== build 52 ==
// lascon_top
module lascon_top #(
    parameter int LASCON_VARIANT = 0
)(
    input  logic                                clk,
    input  logic                                rst,
    input  logic [2:0]                          mode_i,      
    input  logic [31:0]                         xof_len_i,   
    input  logic                                start_i,     
    input  logic                                abort_i,     
    output logic                                busy_o,      
    output logic                                done_o,      
    output logic                                tag_fail_o,  
    input  logic [63:0]                         s_axis_tdata,   
    input  logic [7:0]                          s_axis_tkeep,   
    input  logic [3:0]                          s_axis_tuser,   
    input  logic                                s_axis_tlast,   
    input  logic                                s_axis_tvalid,  
    output logic                                s_axis_tready,  
    output logic [63:0]                         m_axis_tdata,   
    output logic [7:0]                          m_axis_tkeep,   
    output logic [3:0]                          m_axis_tuser,   
    output logic                                m_axis_tlast,   
    output logic                                m_axis_tvalid,  
    input  logic                                m_axis_tready   
);
For scale: about 5800 cells after synthesis, roughly 200 I/O pins, roughly 49000 um^2 of cells after synthesis.
Settings: LEC_CHECK=0, ABC_AREA=0, CAP_MARGIN=20, CORE_MARGIN=2, CORE_UTILIZATION=59, CTS_CLUSTER_DIAMETER=371, CTS_CLUSTER_SIZE=100, PLACE_DENSITY=0.36, SETUP_SLACK_MARGIN=0.3, SLEW_MARGIN=20, TNS_END_PERCENT=15; clock period 3.76 ns.
run.sh (not shown) runs the stock make flow with config.mk's settings and CLKGATE_MAP_FILE=.
As the logs show, build 52 stopped at global routing (5_1_grt) after a tool error, so it never reached the end of the flow.
[inputs] build 63 vs build 52
--- a/flow/config.mk
+++ b/flow/config.mk
@@ -7,8 +7,8 @@
 export LEC_CHECK = 0
-export ABC_AREA = 0
+export ABC_AREA = 1
 export CAP_MARGIN = 20
 export CORE_MARGIN = 2
-export CORE_UTILIZATION = 59
-export CTS_CLUSTER_DIAMETER = 371
-export CTS_CLUSTER_SIZE = 100
+export CORE_UTILIZATION = 67
+export CTS_CLUSTER_DIAMETER = 373
+export CTS_CLUSTER_SIZE = 94
 export PLACE_DENSITY = 0.36
@@ -16,2 +16 @@
 export SLEW_MARGIN = 20
-export TNS_END_PERCENT = 15
==> flow/constraint.sdc <==
create_clock -name core_clock -period 3.83 [get_ports {clk}]
set_input_delay 0.7660 -clock core_clock [delete_from_list [all_inputs] [get_ports {clk}]]
set_output_delay 0.7660 -clock core_clock [all_outputs]
set_load 0.01 [all_outputs]
--- outcome ---
Of build 63 and build 52, not a single run came through the flow clean. Build 52 failed in global routing (5_1_grt) with GRT-0232. Taking build 52 over build 63, the estimated wirelength of the detail-placed design ratio works out to 1.12. | mean cell area of the mapped netlist | build 63 vs build 52 | about 20% lower |. Compared with build 52, in build 63 last weighted congestion value of the routability-driven placer rose about 0.9%, mapped cell area about even, post-CTS setup repair buffer count rose 1. From build 52 to build 63 the numbers moved as follows: standard cell area after detailed placement lost 1.4%; post-synthesis instance total picked up an extra 25%; die size lost 9900 um^2; number of cells in the design after placement picked up an extra 1211.
For build 73, these inputs were changed with respect to build 63:
--- a/flow/config.mk
+++ b/flow/config.mk
@@ -7,9 +7,5 @@
 export LEC_CHECK = 0
-export ABC_AREA = 1
 export CAP_MARGIN = 20
 export CORE_MARGIN = 2
-export CORE_UTILIZATION = 67
-export CTS_CLUSTER_DIAMETER = 373
-export CTS_CLUSTER_SIZE = 94
-export PLACE_DENSITY = 0.36
+export CORE_UTILIZATION = 16
 export SETUP_SLACK_MARGIN = 0.3
==> flow/constraint.sdc <==
create_clock -name core_clock -period 6.76 [get_ports {clk}]
set_input_delay 1.3520 -clock core_clock [delete_from_list [all_inputs] [get_ports {clk}]]
set_output_delay 1.3520 -clock core_clock [all_outputs]
set_load 0.01 [all_outputs]
Results
- Build 63 never completed; the flow aborted with a tool error in global routing (5_1_grt).
- Build 73 was carried through to the last stage, and its layout satisfied the timing, design-rule and antenna checks.
- Number of buffers created by CTS: build 73 vs build 63 up 62
- Build 73 vs. build 63: number of primary I/O pins flat; effective utilization at floorplan decreased 52 points; net count of the mapped netlist lower.
- Higher die width goes to build 73 over build 63.
- Measured against each other, build 63 and build 73 differ in H-tree level count, the higher figure coming from build 73.
- As of build 73, floorplan core area had risen by more than 100% compared to build 63.
- Diff build 63 -> build 73: post-synthesis instance area shows no meaningful change, number of cells produced by synthesis shows a reduction of 1436, total die area shows an increase of about 300%, die outline height shows an increase of 100%.
Modified inputs, build 90 compared to build 73
--- a/flow/config.mk
+++ b/flow/config.mk
@@ -9,3 +9,3 @@
 export CORE_MARGIN = 2
-export CORE_UTILIZATION = 16
+export CORE_UTILIZATION = 43
 export SETUP_SLACK_MARGIN = 0.3
==> flow/constraint.sdc <==
create_clock -name core_clock -period 4.35 [get_ports {clk}]
set_input_delay 0.8700 -clock core_clock [delete_from_list [all_inputs] [get_ports {clk}]]
set_output_delay 0.8700 -clock core_clock [all_outputs]
set_load 0.01 [all_outputs]
==> comparison <==
Nothing crashed in build 90 and all stages finished; the problem is that the final layout failed, the offending checks being setup timing.
Proportion of power drawn by combinational gates for build 90 is higher than for build 73.
Highest net fanout along the worst path sits lower in build 90 than in build 73.
Summary of the comparison: total die area is lower in build 90, relative to build 73.
In build 90, final non-filler cell total is lower than in build 73.
In the tables for build 90 and build 73, sequential share of layout area reads lower with build 90.
Build 90 vs build 73: total non-filler cell area in the finished layout up in build 90
| clock skew | higher: build 73 |
Changes observed in build 90 relative to build 73: layout buffering overhead excluding clock cells higher; post-route clock period utilization higher; via count higher; depth of the most critical reg-to-reg path higher.
No activity file was given, so power comes from the tool's default toggle rates.
